run 1:
==> flow/design.v <==
module neuron_intra_Nbits #(
    parameter N = 16,
    parameter N_INPUTS = 16,
    parameter LOG_N_INPUTS = 4  
) (
    input  wire                         clk,
    input  wire                         rst,
    input  wire                         en,
    input  wire signed [N*N_INPUTS-1:0] W,     
    input  wire signed [N*N_INPUTS-1:0] X_N,   
    output reg signed [         N-1:0] Out
);
  wire signed [2*N*N_INPUTS-1:0] prod;
  wire signed [         N-1:0] act_out;
  genvar i;
  generate
    for (i = 0; i < N_INPUTS; i = i + 1) begin : mults
      wire signed [N-1:0] Wi;
      wire signed [N-1:0] Xi;
      assign Wi = W[i*N+:N];
      assign Xi = X_N[i*N+:N];
      assign prod[i*2*N+:2*N] = Wi * Xi;
    end
  endgenerate
  genvar j, k;
  generate
    for (j = 0; j < LOG_N_INPUTS; j = j + 1) begin : ADDER_TREE
      wire signed [2*N*(N_INPUTS >> (j+1))-1:0] sum_stage;
      if(j == 0) begin
        for (k = 0; k < (N_INPUTS >> (j+1)); k = k + 1) begin : STAGE0
          assign sum_stage[2*k*N+:2*N] = prod[2*k*2*N+:2*N] + prod[(2*k+1)*2*N+:2*N];
        end
      end else begin
        for (k = 0; k < (N_INPUTS >> (j+1)); k = k + 1) begin : STAGEJ
          assign sum_stage[2*k*N+:2*N] = ADDER_TREE[j-1].sum_stage[2*k*2*N+:2*N] + ADDER_TREE[j-1].sum_stage[(2*k+1)*2*N+:2*N];
        end
      end
    end
    wire signed [2*N-1:0] sum_all;
    assign sum_all = ADDER_TREE[LOG_N_INPUTS-1].sum_stage;
  endgenerate
  reg signed [2*N-1:0] acc;
  always @(posedge clk or posedge rst) begin
    if (rst) begin
		acc <= 0;
		Out <= 0;
	 end
    else if (en) begin
		acc <= sum_all;
		Out <= act_out;
	 end
  end
  localparam signed [N-1:0] MAX_VAL = {1'b0, {(N-1){1'b1}}};  
  assign act_out = (acc < 0) ? 0 : (acc > MAX_VAL) ? MAX_VAL : acc;
endmodule
clock: 22.5 ns
lec_check: 0
cap_margin: 20
cell_pad_in_sites_detail_placement: 0
cell_pad_in_sites_global_placement: 1
core_margin: 2
core_utilization: 51
cts_cluster_diameter: 62
cts_cluster_size: 10
gpl_routability_driven: 1
max_routing_layer: met5
place_density_lb_addon: 0.1
setup_slack_margin: 5.0
slew_margin: 20
tns_end_percent: 5
run.sh (not shown) runs the stock make flow with config.mk's settings and CLKGATE_MAP_FILE=.
Run 1 completed every stage of the flow, and the final layout passed the timing, DRC and antenna checks.
The following lists how run 2 was set up differently from run 1:
- SETUP_SLACK_MARGIN now 1.87, was 5.0
- CORE_UTILIZATION now 64, was 51
- CTS_CLUSTER_DIAMETER no longer set, was 62
- TNS_END_PERCENT no longer set, was 5
- CTS_CLUSTER_SIZE no longer set, was 10
- PLACE_DENSITY_LB_ADDON no longer set, was 0.1
- the clock period (ns, I/O delays scaled along) now 14.0, was 22.5
## What came out
Taking run 1 as the reference, in run 2 number of nets at the end of the flow now larger, routed wire length now smaller, hold slack comparable.
The following lists how run 3 was set up differently from run 2:
- MAX_ROUTING_LAYER: met5 -> unset
- GPL_ROUTABILITY_DRIVEN: 1 -> unset
- SETUP_SLACK_MARGIN: 1.87 -> unset
- CELL_PAD_IN_SITES_GLOBAL_PLACEMENT: 1 -> unset
- CORE_UTILIZATION: 64 -> 57
- CELL_PAD_IN_SITES_DETAIL_PLACEMENT: 0 -> unset
- the clock period (ns, I/O delays scaled along): 14.0 -> 11.0
--- outcome ---
The final report for run 3 shows a completed flow and a layout that fails verification, specifically negative setup slack.
The higher share of the clock period used by the worst path came out of run 3.
Going from run 2 to run 3, fraction of met2 tracks used by global routing has decreased, data required time at the worst endpoint -2.99 ns.
Run 3 vs. run 2: area share of buffers outside the clock network shows an increase of 7.1 points; total buffers and inverters traversed by the critical path shows an increase of 1; sequential share of layout area shows no meaningful change; routed length on met3 shows a reduction of about 10%.
Measured against run 2, the site row count of run 3 comes out at 1.06 times the reference value.
What run 2 reported for cell count has to be multiplied by 1.09 to get the figure for run 3.
Edits applied to the flow inputs when going from run 3 to run 4:
- setting SETUP_SLACK_MARGIN to 1.42 for the first time
- changing CORE_UTILIZATION from 57 to 60
- changing the clock period (ns, I/O delays scaled along) from 11.0 to 11.7
Findings:
- Ran to the end and failed final checks on negative setup slack: run 4.
- Lower final clock period utilization by the worst path goes to run 4 over run 3.
- Worst-margin pin slew was lower in the run labelled run 3.
- Area growth from synthesis to final layout (lower): run 4
- Comparing run 3 and run 4, cell area after layout is higher on run 3.
- Vertical extent of the die: run 4 < run 3
- Diff run 3 -> run 4: non-clock buffer count now sits lower, register-to-register slack now sits higher.
- On hold slack, run 4 tracks run 3 almost exactly.
- Run 4 — post-layout worst setup margin 0.49 ns higher, run 3 as reference
> inputs changed (run 4 -> run 5)
- swapping 1.42 for 2.58 in SETUP_SLACK_MARGIN
- swapping 60 for 58 in CORE_UTILIZATION
- swapping 11.7 for 9.4 in the clock period (ns, I/O delays scaled along)
Results
Initial core utilization in run 5 vs run 4: down 1.9 points. Run 5 ended up with W[27] as its start point of the critical path; run 4 ended up with X_N[138]. Final clock period utilization by the worst path (lower): run 4. The flow for run 5 finished, though final verification flagged negative setup slack. Run 5: post-detailed-route wirelength per cell is 1.5% higher than what run 4 reported. Taking run 4 as the reference point, the wire length of run 5 rises by about 1.5%.
The following lists how run 6 was set up differently from run 5:
- CORE_UTILIZATION now 40, was 58
- SETUP_SLACK_MARGIN now 3.17, was 2.58
- MAX_ROUTING_LAYER now met4, previously not set
- the clock period (ns, I/O delays scaled along) now 13.5, was 9.4
Findings:
Run 5 had finished all stages when the layout checks came back failing, citing negative setup slack.
Having completed the whole flow, run 6 delivered a layout that passed the timing, DRC and antenna checks.
Cmp run 6 vs run 5: placeable core area higher in run 6
A slowest cell on the critical path of fa_1 is what run 6 shows, while fa_2 belongs to run 5.
Run 6 vs. run 5: hold slack now sits higher; cell area went down; number of fillers in the final layout now larger.
Run 6: setup total negative slack 48.56 ns above run 5
[compare] base=run 5 new=run 6: part of the cycle the worst path needs has decreased; global-route usage lost 11 points; post-route core utilization went down.

// neuron_intra_Nbits: RTL as listed in full above, without the edits since
export LEC_CHECK = 0
export CAP_MARGIN = 20
export CELL_PAD_IN_SITES_DETAIL_PLACEMENT = 0
export CELL_PAD_IN_SITES_GLOBAL_PLACEMENT = 1
export CORE_MARGIN = 2
export CORE_UTILIZATION = 41
export GPL_ROUTABILITY_DRIVEN = 1
export MAX_ROUTING_LAYER = met5
export SLEW_MARGIN = 20
export TNS_END_PERCENT = 5
create_clock -name core_clock -period 22.5 [get_ports {clk}]
Edit:
CELL_PAD_IN_SITES_DETAIL_PLACEMENT = default   (was 0)
CELL_PAD_IN_SITES_GLOBAL_PLACEMENT = default   (was 1)
CORE_UTILIZATION = 52   (was 41)
CTS_CLUSTER_SIZE = 95   (was default)
GPL_ROUTABILITY_DRIVEN = default   (was 1)
MAX_ROUTING_LAYER = default   (was met5)
TNS_END_PERCENT = default   (was 5)
clock period = 8.84 ns   (was 22.5 ns; I/O delays follow)
With this change the flow reached the layout checks and failed them: negative setup slack.
Final area came out higher by about 14%.
Worst setup slack loses 9300 ps.
Wire length came out lower by 1.2%.
Edit:
CAP_MARGIN = 5   (was 20)
CORE_UTILIZATION = 72   (was 52)
CTS_CLUSTER_SIZE = default   (was 95)
SETUP_SLACK_MARGIN = 2.72   (was default)
clock period = 9.4 ns   (was 8.84 ns; I/O delays follow)
Outcome: The changed run completed, yet does not pass: negative setup slack; design area falls by a few percent; setup slack got worse by 1100 ps; sequential cell count stays the same; count of clock-buffer cells in the layout goes up by 1; via count rose by roughly a tenth.
Edit:
ABC_AREA = 0   (was default)
CAP_MARGIN = 10   (was 5)
SETUP_SLACK_MARGIN = 2.22   (was 2.72)
TNS_END_PERCENT = 10   (was default)
clock period = 7.39 ns   (was 9.4 ns; I/O delays follow)
The changed run finished but fails on negative setup slack.
Clock skew barely changes.
Global-route usage drops by 3.3 points.
Die size does not change.
Setup slack loses 300 ps.
Wire length drops by roughly a tenth.
Utilization drops by 2.1 points.
Worst hold slack gains 5.9 ps.
Count of clock-buffer cells in the layout drops by 1.
Flip-flop count is unchanged.

Starts from the design.v that is shown in full above.
make LEC_CHECK=0 CAP_MARGIN=20 CORE_MARGIN=2 CORE_UTILIZATION=40 SLEW_MARGIN=20 finish   # period 13.3 ns
The first run completed without violations.
Change:
CORE_UTILIZATION = 70   (was 40)
Effect: Routed wire length goes down by about 3.2%. Setup slack improved by 0.049 ns. Utilization increases by 32 points. Sequential cell count is unchanged. Register-to-register slack got worse by 0.19 ns. Hold slack degrades by 0.012 ns. Design area went down by about 3%. Sequential share of layout area barely changes.
Change:
CAP_MARGIN = 40   (was 20)
CORE_UTILIZATION = 72   (was 70)
SETUP_SLACK_MARGIN = -0.05   (was default)
clock period = 9.16 ns   (was 13.3 ns; I/O delays follow)
After rerunning: With this change the flow ended with an error in global routing (5_1_grt). Die area decreases by a few percent. Synthesized cell count does not change. Area after synthesis does not change.
Change:
ABC_AREA = 1   (was default)
CAP_MARGIN = 10   (was 40)
SETUP_SLACK_MARGIN = 1.42   (was -0.05)
TNS_END_PERCENT = 10   (was default)
clock period = 7.55 ns   (was 9.16 ns; I/O delays follow)
The changed run finished with setup timing left.
Die area is higher by about 3%.
Synthesized area is higher by 2.9%.
Synthesized cell count is higher by about 16%.
Change:
ABC_AREA = default   (was 1)
CAP_MARGIN = 20   (was 10)
CORE_UTILIZATION = 70   (was 72)
MAX_ROUTING_LAYER = met4   (was default)
SETUP_SLACK_MARGIN = default   (was 1.42)
TNS_END_PERCENT = default   (was 10)
clock period = 11.1 ns   (was 7.55 ns; I/O delays follow)
Result: The changed run produced a layout that fails on setup timing; register-to-register slack gains 3.8 ns; global-route usage grows by 1.8 points; worst setup slack gains 2.4 ns; via count shrinks by 6.1%; core utilization shrinks by 0.94 points.
Change:
CORE_UTILIZATION = 57   (was 70)
MAX_ROUTING_LAYER = default   (was met4)
SETUP_SLACK_MARGIN = 2.89   (was default)
clock period = 11.0 ns   (was 11.1 ns; I/O delays follow)
Result: The changed run finished but failed the layout checks on setup timing; cell area rose by 1.6%; count of clock-buffer cells in the layout does not change; wire length climbs by 0.77%; worst setup slack loses 0.069 ns; via count shrinks by 4.9%; die size came out higher by 23%; critical path depth came out lower by 3.

Setup of oak:
Starts from the design.v that is shown in full above.
export LEC_CHECK = 0
export CAP_MARGIN = 35
export CORE_ASPECT_RATIO = 1.16
export CORE_MARGIN = 2
export CORE_UTILIZATION = 45
export CTS_CLUSTER_DIAMETER = 95
export CTS_CLUSTER_SIZE = 12
export PLACE_DENSITY = 0.86
export SETUP_SLACK_MARGIN = -0.96
export SLEW_MARGIN = 10
export TNS_END_PERCENT = 15
create_clock -name core_clock -period 13.5 [get_ports {clk}]
Nothing crashed in oak and all stages finished; the problem is that the final layout failed, the offending checks being negative setup slack.
diff inputs: oak => pine
- clearing TNS_END_PERCENT, which used to be 15
- putting PLACE_DENSITY_LB_ADDON at 0.07 where nothing was set
- putting MAX_ROUTING_LAYER at met4 where nothing was set
- swapping 95 for 264 in CTS_CLUSTER_DIAMETER
- clearing SETUP_SLACK_MARGIN, which used to be -0.96
- swapping 12 for 71 in CTS_CLUSTER_SIZE
- swapping 2 for 10 in CORE_MARGIN
- swapping 45 for 28 in CORE_UTILIZATION
- swapping 1.16 for 1.67 in CORE_ASPECT_RATIO
- swapping 35 for 10 in CAP_MARGIN
- clearing PLACE_DENSITY, which used to be 0.86
- putting GPL_ROUTABILITY_DRIVEN at 0 where nothing was set
- putting HOLD_SLACK_MARGIN at -0.1 where nothing was set
- swapping 10 for 35 in SLEW_MARGIN
==> comparison <==
Having completed the whole flow, pine delivered a layout that passed the timing, DRC and antenna checks.
Complete run, failing final checks: oak, reason negative setup slack.
Summary — path depth of the worst reg2reg path, pine relative to oak: higher, by 1.
On worst hold margin: between pine and oak, it ends up higher for pine.
Across both runs, instance count after placement with tap cells included was higher for pine than for oak.
Of pine and oak, pine shows the higher non-filler instance count after layout, with oak below it.
pine ends up with lower highest fanout seen on the critical path than oak does.

// neuron_intra_Nbits: RTL as listed in full above, without the edits since
export LEC_CHECK = 0
export CAP_MARGIN = 20
export CORE_ASPECT_RATIO = 1.16
export CORE_MARGIN = 2
export CORE_UTILIZATION = 45
export CTS_CLUSTER_DIAMETER = 95
export CTS_CLUSTER_SIZE = 12
export PLACE_DENSITY_LB_ADDON = 0.11
export SETUP_SLACK_MARGIN = -0.96
export SLEW_MARGIN = 10
export TNS_END_PERCENT = 15
create_clock -name core_clock -period 13.5 [get_ports {clk}]
==> next run, changes <==
CAP_MARGIN = 35   (was 20)
CORE_UTILIZATION = 49   (was 45)
PLACE_DENSITY = 0.83   (was not set)
PLACE_DENSITY_LB_ADDON = not set   (was 0.11)
After rerunning:
- With this change the flow produced a layout that fails on negative setup slack
- sequential share of layout area stays flat
- wire length drops by a few percent
- non-clock buffer count falls by 115
- setup slack loses 0.34 ns
- sequential cell count does not change
- cell count went down slightly
==> next run, changes <==
CAP_MARGIN = 30   (was 35)
CELL_PAD_IN_SITES_GLOBAL_PLACEMENT = 3   (was not set)
CORE_UTILIZATION = 36   (was 49)
PLACE_DENSITY = not set   (was 0.83)
PLACE_DENSITY_LB_ADDON = 0.11   (was not set)
=>
- The new run produced a layout that fails on negative setup slack
- fmax drops slightly
- cell count climbs by a little under a tenth
- count of clock-buffer cells in the layout drops by 1
==> next run, changes <==
CAP_MARGIN = 20   (was 30)
CELL_PAD_IN_SITES_GLOBAL_PLACEMENT = not set   (was 3)
CORE_ASPECT_RATIO = not set   (was 1.16)
CORE_MARGIN = 10   (was 2)
CORE_UTILIZATION = 22   (was 36)
CTS_CLUSTER_DIAMETER = 332   (was 95)
CTS_CLUSTER_SIZE = 63   (was 12)
GPL_ROUTABILITY_DRIVEN = 0   (was not set)
MAX_ROUTING_LAYER = met4   (was not set)
PLACE_DENSITY_LB_ADDON = not set   (was 0.11)
SETUP_SLACK_MARGIN = 3.17   (was -0.96)
SLEW_MARGIN = 20   (was 10)
TNS_END_PERCENT = not set   (was 15)
Effect: The new run passed the timing, DRC and antenna checks. Via count increases by about 5.5%. Worst setup slack gains 1.1 ns. Synthesized area stays the same. Routed wire length decreases by about 1.8%. Global-route usage decreases by 12 points. Final area increases by about 4%. Clock skew decreases by 0.0040 ns. Clock-buffer cell count increases by 1. Register-to-register slack gains 0.09 ns.
==> next run, changes <==
ABC_AREA = 1   (was not set)
CELL_PAD_IN_SITES_DETAIL_PLACEMENT = 2   (was not set)
CELL_PAD_IN_SITES_GLOBAL_PLACEMENT = 2   (was not set)
CORE_ASPECT_RATIO = 1.51   (was not set)
CORE_MARGIN = 2   (was 10)
CORE_UTILIZATION = 40   (was 22)
CTS_CLUSTER_DIAMETER = 209   (was 332)
CTS_CLUSTER_SIZE = not set   (was 63)
GPL_ROUTABILITY_DRIVEN = not set   (was 0)
MAX_ROUTING_LAYER = not set   (was met4)
MIN_ROUTING_LAYER = met2   (was not set)
PLACE_DENSITY_LB_ADDON = 0.13   (was not set)
SETUP_SLACK_MARGIN = -0.51   (was 3.17)
SLEW_MARGIN = 40   (was 20)
TNS_END_PERCENT = 40   (was not set)
After rerunning: The new run completed, yet does not pass: negative setup slack. Setup slack degrades by 0.83 ns. Cell area fell by 4.4%. Global-route usage rose by 35 points. Via count rose by 49%.

// neuron_intra_Nbits: RTL as listed in full above, without the edits since
Settings: LEC_CHECK=0, CAP_MARGIN=20, CELL_PAD_IN_SITES_DETAIL_PLACEMENT=0, CELL_PAD_IN_SITES_GLOBAL_PLACEMENT=1, CORE_ASPECT_RATIO=0.5, CORE_MARGIN=2, CORE_UTILIZATION=34, CTS_CLUSTER_SIZE=11, GPL_ROUTABILITY_DRIVEN=1, MAX_ROUTING_LAYER=met5, SLEW_MARGIN=20, TNS_END_PERCENT=5; clock period 22.5 ns.
The baseline passed the timing, DRC and antenna checks.
Rerun with:
CORE_ASPECT_RATIO = default   (was 0.5)
CORE_UTILIZATION = 62   (was 34)
CTS_CLUSTER_DIAMETER = 62   (was default)
CTS_CLUSTER_SIZE = 10   (was 11)
After rerunning: Core utilization increases by 29 points; clock skew came out higher by 6.3 ps; synthesized cell count is unchanged; cell area came out lower by a few percent; die area is lower by well over a third.
